run 1:
==> flow/design.v <==
`timescale 1ns / 1ps
module fbindct_8bit #(
  parameter IN_WIDTH = 8,                                  
  parameter INT_BITS = 6,                                  
  parameter FRAC_BITS = 6,                                 
  parameter INTER_WIDTH = IN_WIDTH + INT_BITS + FRAC_BITS, 
  parameter OUT_WIDTH = 20                                 
)(
  input                                        clk,
  input                                        rst,
  input signed [8*IN_WIDTH-1:0]                x_in,         
  input                                        ready_in,     
  input                                        load,         
  output                                       valid_out,    
  output signed [8*OUT_WIDTH-1:0]              y_out         
);
parameter [1:0] IDLE = 2'b00;
parameter [1:0] WAIT = 2'b01;
parameter [1:0] SEND = 2'b10;
reg [1:0] state;
parameter [1:0] STAGE1 = 2'b00;
parameter [1:0] STAGE2 = 2'b01;
parameter [1:0] STAGE3 = 2'b10;
parameter [1:0] STAGE4 = 2'b11;
reg [1:0] stage;
reg signed [IN_WIDTH-1:0] x_reg_0, x_reg_1, x_reg_2, x_reg_3, x_reg_4, x_reg_5, x_reg_6, x_reg_7;
reg done;
assign valid_out = done;
always @(posedge clk) begin : state_machine
  if (rst) begin
    state <= IDLE;
    stage <= STAGE1;
    done <= 1'b0;
    x_reg_0 <= 0;
    x_reg_1 <= 0;
    x_reg_2 <= 0;
    x_reg_3 <= 0;
    x_reg_4 <= 0;
    x_reg_5 <= 0;
    x_reg_6 <= 0;
    x_reg_7 <= 0;
  end else begin
    case (state)
      IDLE: begin
        if(load) begin
          x_reg_0 <= x_in[1*IN_WIDTH-1:0*IN_WIDTH];
          x_reg_1 <= x_in[2*IN_WIDTH-1:1*IN_WIDTH];
          x_reg_2 <= x_in[3*IN_WIDTH-1:2*IN_WIDTH];
          x_reg_3 <= x_in[4*IN_WIDTH-1:3*IN_WIDTH];
          x_reg_4 <= x_in[5*IN_WIDTH-1:4*IN_WIDTH];
          x_reg_5 <= x_in[6*IN_WIDTH-1:5*IN_WIDTH];
          x_reg_6 <= x_in[7*IN_WIDTH-1:6*IN_WIDTH];
          x_reg_7 <= x_in[8*IN_WIDTH-1:7*IN_WIDTH];
          state <= WAIT;
        end
      end
      WAIT: begin
        case (stage)
          STAGE1: begin 
            stage <= STAGE2;
            done <= 1'b0;
          end
          STAGE2: stage <= STAGE3;
          STAGE3: stage <= STAGE4;
          STAGE4: begin 
            state <= SEND;
            stage <= STAGE1;
            done <= 1'b1;
          end
          default : begin 
            stage <= STAGE1;
          end
        endcase
      end
      SEND: begin
        if(ready_in) begin
          state <= IDLE;
          done <= 1'b0;
        end
      end
      default: state <= IDLE;
    endcase
  end
end
reg signed [INTER_WIDTH-1:0] a_reg_0, a_reg_1, a_reg_2, a_reg_3, a_reg_4, a_reg_5, a_reg_6, a_reg_7;
wire signed [INTER_WIDTH-1:0] a_wire_0, a_wire_1, a_wire_2, a_wire_3, a_wire_4, a_wire_5, a_wire_6, a_wire_7;
assign a_wire_0 = (x_reg_0 + x_reg_7) << FRAC_BITS;
assign a_wire_1 = (x_reg_1 + x_reg_6) << FRAC_BITS;
assign a_wire_2 = (x_reg_2 + x_reg_5) << FRAC_BITS;
assign a_wire_3 = (x_reg_3 + x_reg_4) << FRAC_BITS;
assign a_wire_4 = (x_reg_3 - x_reg_4) << FRAC_BITS;
assign a_wire_5 = (x_reg_2 - x_reg_5) << FRAC_BITS;
assign a_wire_6 = (x_reg_1 - x_reg_6) << FRAC_BITS;
assign a_wire_7 = (x_reg_0 - x_reg_7) << FRAC_BITS;
always @(posedge clk) begin : stage1
  if(rst) begin
    a_reg_0 <= 0;
    a_reg_1 <= 0;
    a_reg_2 <= 0;
    a_reg_3 <= 0;
    a_reg_4 <= 0;
    a_reg_5 <= 0;
    a_reg_6 <= 0;
    a_reg_7 <= 0;
  end else if(stage == STAGE1) begin
    a_reg_0 <= a_wire_0;
    a_reg_1 <= a_wire_1;
    a_reg_2 <= a_wire_2;
    a_reg_3 <= a_wire_3;
    a_reg_4 <= a_wire_4;
    a_reg_5 <= a_wire_5;
    a_reg_6 <= a_wire_6;
    a_reg_7 <= a_wire_7;
  end
end
reg signed [INTER_WIDTH-1:0] b_reg_0, b_reg_1;
wire signed [INTER_WIDTH-1:0] b_wire_0, b_wire_1;
assign b_wire_0 = (a_reg_5>>>2) + (a_reg_5>>>3) + a_reg_6;             
assign b_wire_1 = (b_wire_0>>>1) + (b_wire_0>>>3) - a_reg_5;           
always @(posedge clk) begin : stage2
  if(rst) begin
    b_reg_0 <= 0;
    b_reg_1 <= 0;
  end else if(stage == STAGE2) begin
    b_reg_0 <= b_wire_0;
    b_reg_1 <= b_wire_1;
  end
end
reg signed [INTER_WIDTH-1:0] c_reg_0, c_reg_1, c_reg_2, c_reg_3, c_reg_4, c_reg_5, c_reg_6, c_reg_7;
wire signed [INTER_WIDTH-1:0] c_wire_0, c_wire_1, c_wire_2, c_wire_3, c_wire_4, c_wire_5, c_wire_6, c_wire_7;
assign c_wire_0 = a_reg_0 + a_reg_3;
assign c_wire_1 = a_reg_2 + a_reg_1;
assign c_wire_2 = a_reg_1 - a_reg_2;
assign c_wire_3 = a_reg_0 - a_reg_3;
assign c_wire_4 = a_reg_4 + b_reg_1;
assign c_wire_5 = a_reg_4 - b_reg_1;
assign c_wire_6 = a_reg_7 - b_reg_0;
assign c_wire_7 = b_reg_0 + a_reg_7;
always @(posedge clk) begin : stage3 
  if(rst) begin
    c_reg_0 <= 0;
    c_reg_1 <= 0;
    c_reg_2 <= 0;
    c_reg_3 <= 0;
    c_reg_4 <= 0;
    c_reg_5 <= 0;
    c_reg_6 <= 0;
    c_reg_7 <= 0;
  end else if(stage == STAGE3) begin
    c_reg_0 <= c_wire_0;
    c_reg_1 <= c_wire_1;
    c_reg_2 <= c_wire_2;
    c_reg_3 <= c_wire_3;
    c_reg_4 <= c_wire_4;
    c_reg_5 <= c_wire_5;
    c_reg_6 <= c_wire_6;
    c_reg_7 <= c_wire_7;
  end
end
reg signed [INTER_WIDTH-1:0] d_reg_0, d_reg_1, d_reg_2, d_reg_3, d_reg_4, d_reg_5, d_reg_6;
wire signed [INTER_WIDTH-1:0] d_wire_0, d_wire_1, d_wire_2, d_wire_3, d_wire_4, d_wire_5, d_wire_6;
assign d_wire_0 = c_reg_0 + c_reg_1;                                          
assign d_wire_1 = (d_wire_0>>>1) - c_reg_1;                                   
assign d_wire_2 = c_reg_2 - ((c_reg_3>>>2) + (c_reg_3>>>3));                 
assign d_wire_3 = c_reg_3 + (d_wire_2>>>2) + (d_wire_2>>>3);                 
assign d_wire_4 = c_reg_4 - (c_reg_7>>>3);                                    
assign d_wire_5 = c_reg_5 + (c_reg_6>>>1) + (c_reg_6>>>2) + (c_reg_6>>>3);  
assign d_wire_6 = c_reg_6 - (d_wire_5>>>1);                                   
always @(posedge clk) begin : stage4 
  if(rst) begin
    d_reg_0 <= 0;
    d_reg_1 <= 0;
    d_reg_2 <= 0;
    d_reg_3 <= 0;
    d_reg_4 <= 0;
    d_reg_5 <= 0;
    d_reg_6 <= 0;
  end else if(stage == STAGE4) begin
    d_reg_0 <= d_wire_0;
    d_reg_1 <= d_wire_1;
    d_reg_2 <= d_wire_2;
    d_reg_3 <= d_wire_3;
    d_reg_4 <= d_wire_4;
    d_reg_5 <= d_wire_5;
    d_reg_6 <= d_wire_6;
  end
end
reg [INTER_WIDTH-1:0] c_reg7_delay;
always @(posedge clk) begin : delay_c_reg
  if (rst) begin
    c_reg7_delay <= 1'b0;
  end else begin
    c_reg7_delay <= c_reg_7;
  end
end
assign y_out[1*OUT_WIDTH-1:0*OUT_WIDTH] = d_reg_0;
assign y_out[2*OUT_WIDTH-1:1*OUT_WIDTH] = c_reg7_delay;
assign y_out[3*OUT_WIDTH-1:2*OUT_WIDTH] = d_reg_3;
assign y_out[4*OUT_WIDTH-1:3*OUT_WIDTH] = d_reg_6;
assign y_out[5*OUT_WIDTH-1:4*OUT_WIDTH] = d_reg_1;
assign y_out[6*OUT_WIDTH-1:5*OUT_WIDTH] = d_reg_5;
assign y_out[7*OUT_WIDTH-1:6*OUT_WIDTH] = d_reg_2;
assign y_out[8*OUT_WIDTH-1:7*OUT_WIDTH] = d_reg_4;
endmodule
Settings: LEC_CHECK=0, CAP_MARGIN=20, CELL_PAD_IN_SITES_DETAIL_PLACEMENT=2, CELL_PAD_IN_SITES_GLOBAL_PLACEMENT=3, CORE_MARGIN=2, CORE_UTILIZATION=67, GPL_TIMING_DRIVEN=0, MAX_ROUTING_LAYER=met4, SLEW_MARGIN=10, TNS_END_PERCENT=65; clock period 10.0 ns.
run.sh (not shown) runs the stock make flow with config.mk's settings and CLKGATE_MAP_FILE=.
Run 1: GPL-0301 in global placement without I/O (3_1_place_gp_skip_io) -> run aborted
Inputs modified between run 1 and run 2:
Settings: MAX_ROUTING_LAYER no longer set, was met4; CORE_UTILIZATION now 40, was 67; TNS_END_PERCENT no longer set, was 65; CELL_PAD_IN_SITES_GLOBAL_PLACEMENT no longer set, was 3; ABC_AREA now 1, previously not set; MIN_ROUTING_LAYER now met2, previously not set; CELL_PAD_IN_SITES_DETAIL_PLACEMENT no longer set, was 2; GPL_TIMING_DRIVEN no longer set, was 0; CORE_ASPECT_RATIO now 0.7, previously not set; the clock period (ns, I/O delays scaled along) now 7.51, was 10.0.
In run 2, share of the synthesized netlist area taken by xor and xnor gates is lower than in run 1.
| synthesis area per yosys | run 2 vs run 1 | about 6.4% higher |
In the flow results for run 1 and run 2, the cell count listed in synth_stat.txt is larger on run 2.
Run 2 vs run 1: number of instances in the synthesized netlist up by more than 10%
Diff run 1 -> run 2: multiplexer share of the synthesized area now sits lower; area fraction in and, or, nand and nor cells after synthesis went up.
No stage failed in run 2, and the final checks on the layout all came back clean.
Compared with run 1, in run 2 share of flip-flops with an asynchronous set or reset after synthesis flat, area after synthesis up about 6.4%, die area up 77%.
The dominant kind of combinational cell comes out adder cells in one run and AND-OR/OR-AND gates in the other, namely in run 1 and run 2 respectively.
What run 3 does differently from run 2 at the input level:
Settings: ABC_AREA: 1 -> unset; MIN_ROUTING_LAYER: met2 -> unset; SLEW_MARGIN: 10 -> 20; CORE_UTILIZATION: 40 -> 58; CORE_ASPECT_RATIO: 0.7 -> unset; the clock period (ns, I/O delays scaled along): 7.51 -> 6.09.
Findings:
Run 3 vs run 2: power up by a little under 10%
Changes observed in run 3 relative to run 2: sequential power rose 22%; proportion of power drawn by combinational gates has decreased.
The inputs of run 4 differ from those of run 3 as listed below.
Settings: swapping 58 for 72 in CORE_UTILIZATION; putting SETUP_SLACK_MARGIN at 0.65 where nothing was set; putting CTS_CLUSTER_SIZE at 42 where nothing was set; swapping 6.09 for 5.08 in the clock period (ns, I/O delays scaled along).
==> results <==
Of run 3 and run 4, only run 3 finishes the flow clean.
Layout checks on run 4: not met. Flow itself completed; violations: setup timing.
Sort run 4 and run 3 by worst hold slack, ascending, and run 4 comes first.
Compared with run 3, run 4 is the more power-hungry design.
Worst-skew pair later-pin latency (lower): run 3
Going from run 3 to run 4, total antenna diodes in the routed design has increased, cell area has increased, setup slack has decreased.
Die span in y (higher): run 3
No activity file was given, so power comes from the tool's default toggle rates.
